==> run a <==
Design main, start of the top module:
module main(clk, buttons, init_cells, leds, rgb, cols, rows);
parameter game_divider = 8;  
parameter display_divider = 2;  
parameter N = 8;  
parameter M = N + 2;  
initial if (N < 3) $error("N has to be >= 3 to make for interesting patterns.");
initial if (M !== (N+2)) $error("M must N+2=%d, not %d", N+2,M);  
input wire clk;
input wire [1:0] buttons;
logic rst; always_comb rst = buttons[0];  
input wire [N*N-1:0] init_cells;  
output logic [1:0] leds;
output logic [2:0] rgb;
output wire [N-1:0] cols;
output wire [N-1:0] rows;
logic [game_divider:0] game_counter;
logic [display_divider:0] display_counter;
logic rst_game; always_comb rst_game = buttons[0] | buttons[1];
logic step_game;
logic [$clog2(N):0] x;
wire [M*M-1:0] bordered_cells_q;  
wire [M*M-1:0] bordered_cells_d; 
logic [M*M-1:0] bordered_cells_0;  
logic [N*N-1:0] cells_q;  
logic [N*N-1:0] cells_0;  
always_comb begin : io_logic 
    leds[0] = buttons[0] ^ buttons[1];
    leds[1] = buttons[0] & buttons[1];
    rgb[0] = ~( buttons[0] & ~buttons[1]);
    rgb[1] = ~(~buttons[0] &  buttons[1]);
    rgb[2] = ~( buttons[0] &  buttons[1]);
end
led_array_driver #(.ROWS(N), .COLS(N), .N(N)) LED_DRIVER (
  .ena(1'b1),
  .cells(cells_q),
  .x(x),
  .rows(rows[N-1:0]),
  .cols(cols[N-1:0])
);
generate
  genvar r;
  for (r = 0; r < M; r = r + 1) begin : init_rows
    if ((r == 0) || (r == M-1)) begin : border_row
      always_comb bordered_cells_0[M*(r+1)-1:M*r] = 0;
    end else begin : inner_row
      always_comb bordered_cells_0[M*(r+1)-1:M*r] = {1'b0, init_cells[N*r-1:N*(r-1)], 1'b0};
    end
  end
endgenerate
  ...
clock: 5.12 ns
lec_check: 0
abc_area: 1
cap_margin: 20
core_margin: 2
core_utilization: 71
cts_cluster_diameter: 380
cts_cluster_size: 13
place_density_lb_addon: 0.12
setup_slack_margin: -0.01
slew_margin: 20
run.sh (not shown) runs the stock make flow with config.mk's settings and CLKGATE_MAP_FILE=.
==> inputs of run b, as changes to run a <==
==> flow/config.mk (replaced) <==
export PLATFORM = sky130hd
export DESIGN_NAME = main
export DESIGN_NICKNAME = main
export VERILOG_FILES = /design/flow/design.v
export SDC_FILE = /design/flow/constraint.sdc
export NUM_CORES = 4
export LEC_CHECK = 0
export CAP_MARGIN = 20
export CORE_ASPECT_RATIO = 1.19
export CORE_MARGIN = 4
export CORE_UTILIZATION = 40
export SLEW_MARGIN = 20
==> flow/constraint.sdc (replaced) <==
create_clock -name core_clock -period 7.0 [get_ports {clk}]
set_input_delay 1.4000 -clock core_clock [delete_from_list [all_inputs] [get_ports {clk}]]
set_output_delay 1.4000 -clock core_clock [all_outputs]
set_load 0.01 [all_outputs]
==> inputs of run c, as changes to run a <==
==> flow/config.mk (replaced) <==
export PLATFORM = sky130hd
export DESIGN_NAME = main
export DESIGN_NICKNAME = main
export VERILOG_FILES = /design/flow/design.v
export SDC_FILE = /design/flow/constraint.sdc
export NUM_CORES = 4
export LEC_CHECK = 0
export CAP_MARGIN = 20
export CORE_MARGIN = 2
export CORE_UTILIZATION = 72
export CTS_CLUSTER_DIAMETER = 80
export CTS_CLUSTER_SIZE = 47
export SETUP_SLACK_MARGIN = 0.8
export SLEW_MARGIN = 20
==> flow/constraint.sdc (replaced) <==
create_clock -name core_clock -period 3.24 [get_ports {clk}]
set_input_delay 0.6480 -clock core_clock [delete_from_list [all_inputs] [get_ports {clk}]]
set_output_delay 0.6480 -clock core_clock [all_outputs]
set_load 0.01 [all_outputs]
==> flow_summary.toml <==
# yosys + openroad results
[clock_network]
cts_tree = "done"
cts.clk_slew.worst_paths_ns = 0.07
postCtsSetupBuffers = 0

[finish]
fin_cells = 1600
sh_seq_area_pct = 16.60

[timing]
slew-limit-headroom_pct = 31.38
slew_viol_final = 0

[outcome]
status = "finished clean"

[synthesis]
ys_cells = 1132
[end of results for run b]
==> flow_summary.toml <==
# yosys + openroad results
[outcome]
status = "finished clean"

[timing]
slew-limit-headroom_pct = 34.47
slew_viol_final = 0

[finish]
fin_cells = 1577
sh_seq_area_pct = 17.04

[critical_path]
worst-path-max-fanout = 21
worst_ep_required_time_ns = 4.10

[clock_network]
cts.clk_slew.worst_paths_ns = 0.07

[synthesis]
ys_cells = 1276
synth_area_leader_cell = "fa_1"

[global_route]
busiest_layer = "met2"
[end of results for run a]
==> flow_summary.toml <==
# yosys + openroad results
[placement]
hpwl_microns = 19900
post-place-cells = 1474

[outcome]
stop_stage = "global routing (5_1_grt)"
status = "stopped before the end"
error = "[ERROR DPL-0038] Utilization greater than 100%, impossible to legalize"

[synthesis]
yosysSeqAreaShare_pct = 18.77
synth_cells = 1132

[clock_network]
postCtsSetupBuffers = 108
[end of results for run c]

* * *

==> inputs of trial 75 <==
Starting RTL as in the previous note.
clock: 6.76 ns
lec_check: 0
cap_margin: 5
cell_pad_in_sites_detail_placement: 2
cell_pad_in_sites_global_placement: 0
core_aspect_ratio: 0.6
core_margin: 9
core_utilization: 29
gpl_routability_driven: 0
gpl_timing_driven: 0
hold_slack_margin: 0.2
min_routing_layer: met2
place_density_lb_addon: 0.14
setup_slack_margin: 1.03
slew_margin: 10
tns_end_percent: 85
==> trial 30 (differences from trial 75) <==
CAP_MARGIN = 20   (was 5)
CELL_PAD_IN_SITES_DETAIL_PLACEMENT = unset   (was 2)
CELL_PAD_IN_SITES_GLOBAL_PLACEMENT = unset   (was 0)
CORE_ASPECT_RATIO = unset   (was 0.6)
CORE_MARGIN = 2   (was 9)
CORE_UTILIZATION = 72   (was 29)
CTS_CLUSTER_SIZE = 41   (was unset)
GPL_ROUTABILITY_DRIVEN = unset   (was 0)
GPL_TIMING_DRIVEN = unset   (was 0)
HOLD_SLACK_MARGIN = -0.08   (was 0.2)
MIN_ROUTING_LAYER = unset   (was met2)
PLACE_DENSITY_LB_ADDON = unset   (was 0.14)
SETUP_SLACK_MARGIN = unset   (was 1.03)
SLEW_MARGIN = 20   (was 10)
TNS_END_PERCENT = unset   (was 85)
==> flow/constraint.sdc (replaced) <==
create_clock -name core_clock -period 2.62 [get_ports {clk}]
set_input_delay 0.5240 -clock core_clock [delete_from_list [all_inputs] [get_ports {clk}]]
set_output_delay 0.5240 -clock core_clock [all_outputs]
set_load 0.01 [all_outputs]
==> build 42 (differences from trial 75) <==
CELL_PAD_IN_SITES_GLOBAL_PLACEMENT = 3   (was 0)
CORE_MARGIN = 2   (was 9)
GPL_ROUTABILITY_DRIVEN = unset   (was 0)
MIN_ROUTING_LAYER = unset   (was met2)
SLEW_MARGIN = 35   (was 10)
TNS_END_PERCENT = unset   (was 85)
==> flow/constraint.sdc (replaced) <==
create_clock -name core_clock -period 3.6 [get_ports {clk}]
set_input_delay 0.7200 -clock core_clock [delete_from_list [all_inputs] [get_ports {clk}]]
set_output_delay 0.7200 -clock core_clock [all_outputs]
set_load 0.01 [all_outputs]
==> results.toml <==
# physical design summary
[floorplanning]
core_area_um2 = 16400
die_w_um = 133
fp.dieH_um = 133
die_area_um2 = 17600
rows = 47
initCoreUtil_pct = 72.8

[placed_design]
hpwlAfterDp_mm = 21.1
place_area_um2 = 14400
post-place-cells = 1575

[cts]
postCtsResizedCells = 230

[run_status]
error = "[ERROR DPL-0038] Utilization greater than 100%, impossible to legalize"
status = "aborted with a tool error"
lastStage = "global routing (5_1_grt)"
# the run above: trial 30

==> results.toml <==
# physical design summary
[run_status]
status = "timing/DRC/antenna clean"

[placed_design]
post-place-cells = 1751
hpwlAfterDp_mm = 29.2
place_area_um2 = 13500

[floorplanning]
rows = 57
fp.dieH_um = 175
die_w_um = 280
initCoreUtil_pct = 29.4
core_area_um2 = 40600
die_area_um2 = 49100

[critical_path]
r2r_slack_ps = 3520

[layout]
mi_logic_area_um2 = 8180
final_cells = 1768

[cts]
postCtsResizedCells = 0
# the run above: trial 75

==> results.toml <==
# physical design summary
[run_status]
status = "timing/DRC/antenna clean"

[placed_design]
post-place-cells = 1752
hpwlAfterDp_mm = 29.1

[cts]
postCtsResizedCells = 378

[floorplanning]
rows = 57
die_area_um2 = 42900
fp.dieH_um = 161
core_area_um2 = 40500
initCoreUtil_pct = 29.5
# the run above: build 42

